==> flow/design.v (excerpt) <==
module pe_tile_new_unq1 (
clk,
config_addr,
config_data,
out_BUS16_S0_T0,
in_BUS16_S0_T0,
out_BUS16_S0_T1,
in_BUS16_S0_T1,
out_BUS16_S0_T2,
in_BUS16_S0_T2,
out_BUS16_S0_T3,
in_BUS16_S0_T3,
out_BUS16_S0_T4,
in_BUS16_S0_T4,
out_BUS16_S1_T0,
in_BUS16_S1_T0,
out_BUS16_S1_T1,
in_BUS16_S1_T1,
out_BUS16_S1_T2,
in_BUS16_S1_T2,
out_BUS16_S1_T3,
in_BUS16_S1_T3,
out_BUS16_S1_T4,
in_BUS16_S1_T4,
out_BUS16_S2_T0,
in_BUS16_S2_T0,
out_BUS16_S2_T1,
in_BUS16_S2_T1,
out_BUS16_S2_T2,
in_BUS16_S2_T2,
out_BUS16_S2_T3,
in_BUS16_S2_T3,
out_BUS16_S2_T4,
in_BUS16_S2_T4,
out_BUS16_S3_T0,
in_BUS16_S3_T0,
out_BUS16_S3_T1,
in_BUS16_S3_T1,
out_BUS16_S3_T2,
in_BUS16_S3_T2,
out_BUS16_S3_T3,
in_BUS16_S3_T3,
out_BUS16_S3_T4,
in_BUS16_S3_T4,
out_BUS1_S0_T0,
in_BUS1_S0_T0,
out_BUS1_S0_T1,
in_BUS1_S0_T1,
out_BUS1_S0_T2,
in_BUS1_S0_T2,
out_BUS1_S0_T3,
in_BUS1_S0_T3,
out_BUS1_S0_T4,
in_BUS1_S0_T4,
out_BUS1_S1_T0,
in_BUS1_S1_T0,
out_BUS1_S1_T1,
in_BUS1_S1_T1,
out_BUS1_S1_T2,
in_BUS1_S1_T2,
out_BUS1_S1_T3,
in_BUS1_S1_T3,
out_BUS1_S1_T4,
in_BUS1_S1_T4,
out_BUS1_S2_T0,
in_BUS1_S2_T0,
out_BUS1_S2_T1,
in_BUS1_S2_T1,
out_BUS1_S2_T2,
in_BUS1_S2_T2,
out_BUS1_S2_T3,
in_BUS1_S2_T3,
out_BUS1_S2_T4,
in_BUS1_S2_T4,
out_BUS1_S3_T0,
in_BUS1_S3_T0,
out_BUS1_S3_T1,
in_BUS1_S3_T1,
out_BUS1_S3_T2,
in_BUS1_S3_T2,
out_BUS1_S3_T3,
in_BUS1_S3_T3,
out_BUS1_S3_T4,
in_BUS1_S3_T4,
reset,
tile_id
);
make LEC_CHECK=0 CAP_MARGIN=20 CORE_MARGIN=2 CORE_UTILIZATION=31 SLEW_MARGIN=20 finish   # period 19.0 ns
run.sh (not shown) runs the stock make flow with config.mk's settings and CLKGATE_MAP_FILE=.
The baseline produced a clean layout.
Edit:
Settings changed: CORE_UTILIZATION 31 to 45.
Clock period 19.0 ns to 10.6 ns, I/O delays scaled along.
=>
- Now the flow ran to the end with violations: setup timing
- first-iteration DRC count is higher by 16%
- cell area is higher by 23%
- non-clock buffer count is higher by 1229
- wire length is higher by 7.8%
- core utilization is higher by 30 points
- sequential power is higher by 79%
- total power is higher by 140%
Edit:
Settings changed: ABC_AREA set to 1, CELL_PAD_IN_SITES_GLOBAL_PLACEMENT set to 1, CTS_CLUSTER_DIAMETER set to 381, SETUP_SLACK_MARGIN set to 2.77.
The new run reached the layout checks and failed them: setup timing. Global-route usage falls by 1.5 points. Hold slack degrades by 0.047 ns. Final cell count rises by roughly a tenth. Routed wire length falls by a few percent. Synthesized cell count rises by about a fifth. Power rises by roughly a tenth. Utilization falls by 0.68 points.
Edit:
Settings changed: ABC_AREA 1 to not set, CELL_PAD_IN_SITES_GLOBAL_PLACEMENT 1 to not set, CORE_UTILIZATION 45 to 31, CTS_CLUSTER_DIAMETER 381 to not set, SETUP_SLACK_MARGIN 2.77 to not set.
Clock period 10.6 ns to 24.9 ns, I/O delays scaled along.
Outcome:
- The changed run completed without violations
- worst hold slack gains 0.048 ns
- combinational power went down by well over a third
- routed wire length barely changes
- setup slack gains 4.8 ns
- synthesized cell count went down by about a fifth
- design area went down by about a fifth
- utilization went down by 30 points

* * *

pe_tile_new_unq1 again, from the RTL that the note above started with.
// pe_tile_new_unq1
module pe_tile_new_unq1 (
clk,
config_addr,
config_data,
out_BUS16_S0_T0,
in_BUS16_S0_T0,
out_BUS16_S0_T1,
in_BUS16_S0_T1,
out_BUS16_S0_T2,
in_BUS16_S0_T2,
out_BUS16_S0_T3,
in_BUS16_S0_T3,
out_BUS16_S0_T4,
in_BUS16_S0_T4,
out_BUS16_S1_T0,
in_BUS16_S1_T0,
out_BUS16_S1_T1,
in_BUS16_S1_T1,
out_BUS16_S1_T2,
in_BUS16_S1_T2,
out_BUS16_S1_T3,
in_BUS16_S1_T3,
out_BUS16_S1_T4,
in_BUS16_S1_T4,
out_BUS16_S2_T0,
in_BUS16_S2_T0,
out_BUS16_S2_T1,
in_BUS16_S2_T1,
out_BUS16_S2_T2,
in_BUS16_S2_T2,
out_BUS16_S2_T3,
in_BUS16_S2_T3,
out_BUS16_S2_T4,
in_BUS16_S2_T4,
out_BUS16_S3_T0,
in_BUS16_S3_T0,
out_BUS16_S3_T1,
in_BUS16_S3_T1,
out_BUS16_S3_T2,
in_BUS16_S3_T2,
out_BUS16_S3_T3,
in_BUS16_S3_T3,
out_BUS16_S3_T4,
in_BUS16_S3_T4,
out_BUS1_S0_T0,
in_BUS1_S0_T0,
out_BUS1_S0_T1,
in_BUS1_S0_T1,
out_BUS1_S0_T2,
in_BUS1_S0_T2,
out_BUS1_S0_T3,
in_BUS1_S0_T3,
out_BUS1_S0_T4,
in_BUS1_S0_T4,
out_BUS1_S1_T0,
in_BUS1_S1_T0,
out_BUS1_S1_T1,
in_BUS1_S1_T1,
out_BUS1_S1_T2,
in_BUS1_S1_T2,
out_BUS1_S1_T3,
in_BUS1_S1_T3,
out_BUS1_S1_T4,
in_BUS1_S1_T4,
out_BUS1_S2_T0,
in_BUS1_S2_T0,
out_BUS1_S2_T1,
in_BUS1_S2_T1,
out_BUS1_S2_T2,
in_BUS1_S2_T2,
out_BUS1_S2_T3,
in_BUS1_S2_T3,
out_BUS1_S2_T4,
in_BUS1_S2_T4,
out_BUS1_S3_T0,
in_BUS1_S3_T0,
out_BUS1_S3_T1,
in_BUS1_S3_T1,
out_BUS1_S3_T2,
in_BUS1_S3_T2,
out_BUS1_S3_T3,
in_BUS1_S3_T3,
out_BUS1_S3_T4,
in_BUS1_S3_T4,
reset,
tile_id
);
==> flow/config.mk <==
export PLATFORM = sky130hd
export DESIGN_NAME = pe_tile_new_unq1
export DESIGN_NICKNAME = pe_tile_new_unq1
export VERILOG_FILES = /design/flow/design.v
export SDC_FILE = /design/flow/constraint.sdc
export NUM_CORES = 4
export LEC_CHECK = 0
export ABC_AREA = 1
export CAP_MARGIN = 20
export CORE_MARGIN = 2
export CORE_UTILIZATION = 72
export CTS_CLUSTER_DIAMETER = 174
export CTS_CLUSTER_SIZE = 97
export SETUP_SLACK_MARGIN = -0.85
export SLEW_MARGIN = 20
export TNS_END_PERCENT = 20
==> flow/constraint.sdc <==
create_clock -name core_clock -period 14.0 [get_ports {clk}]
set_input_delay 2.8000 -clock core_clock [delete_from_list [all_inputs] [get_ports {clk}]]
set_output_delay 2.8000 -clock core_clock [all_outputs]
set_load 0.01 [all_outputs]
The starting point aborted during global routing.
Change:
Settings changed: ABC_AREA 1 to default, CORE_UTILIZATION 72 to 69, CTS_CLUSTER_DIAMETER 174 to default, SETUP_SLACK_MARGIN -0.85 to default, TNS_END_PERCENT 20 to default.
Clock period 14.0 ns to 16.4 ns, I/O delays scaled along.
=> The new run aborted during global routing, error GRT-0116; die size came out higher by 7.3%; area after synthesis came out higher by 3.0%; synthesized cell count came out lower by 17%.
Change:
Settings changed: CORE_UTILIZATION 69 to 57, CTS_CLUSTER_SIZE 97 to default.
Clock period 16.4 ns to 10.6 ns, I/O delays scaled along.
=> The changed run never finished: it broke off in global routing with GRT-0232. Synthesized area does not change. Synthesized cell count is unchanged. Die size went up by 21%.
Change:
Settings changed: CORE_UTILIZATION 57 to 51, CTS_CLUSTER_SIZE from default to 37, SETUP_SLACK_MARGIN from default to -1.01.
With this change the flow finished but fails on setup timing; synthesized area is unchanged; die size increases by roughly a tenth; synthesized cell count is unchanged.
Power and IR drop assume default switching activity.
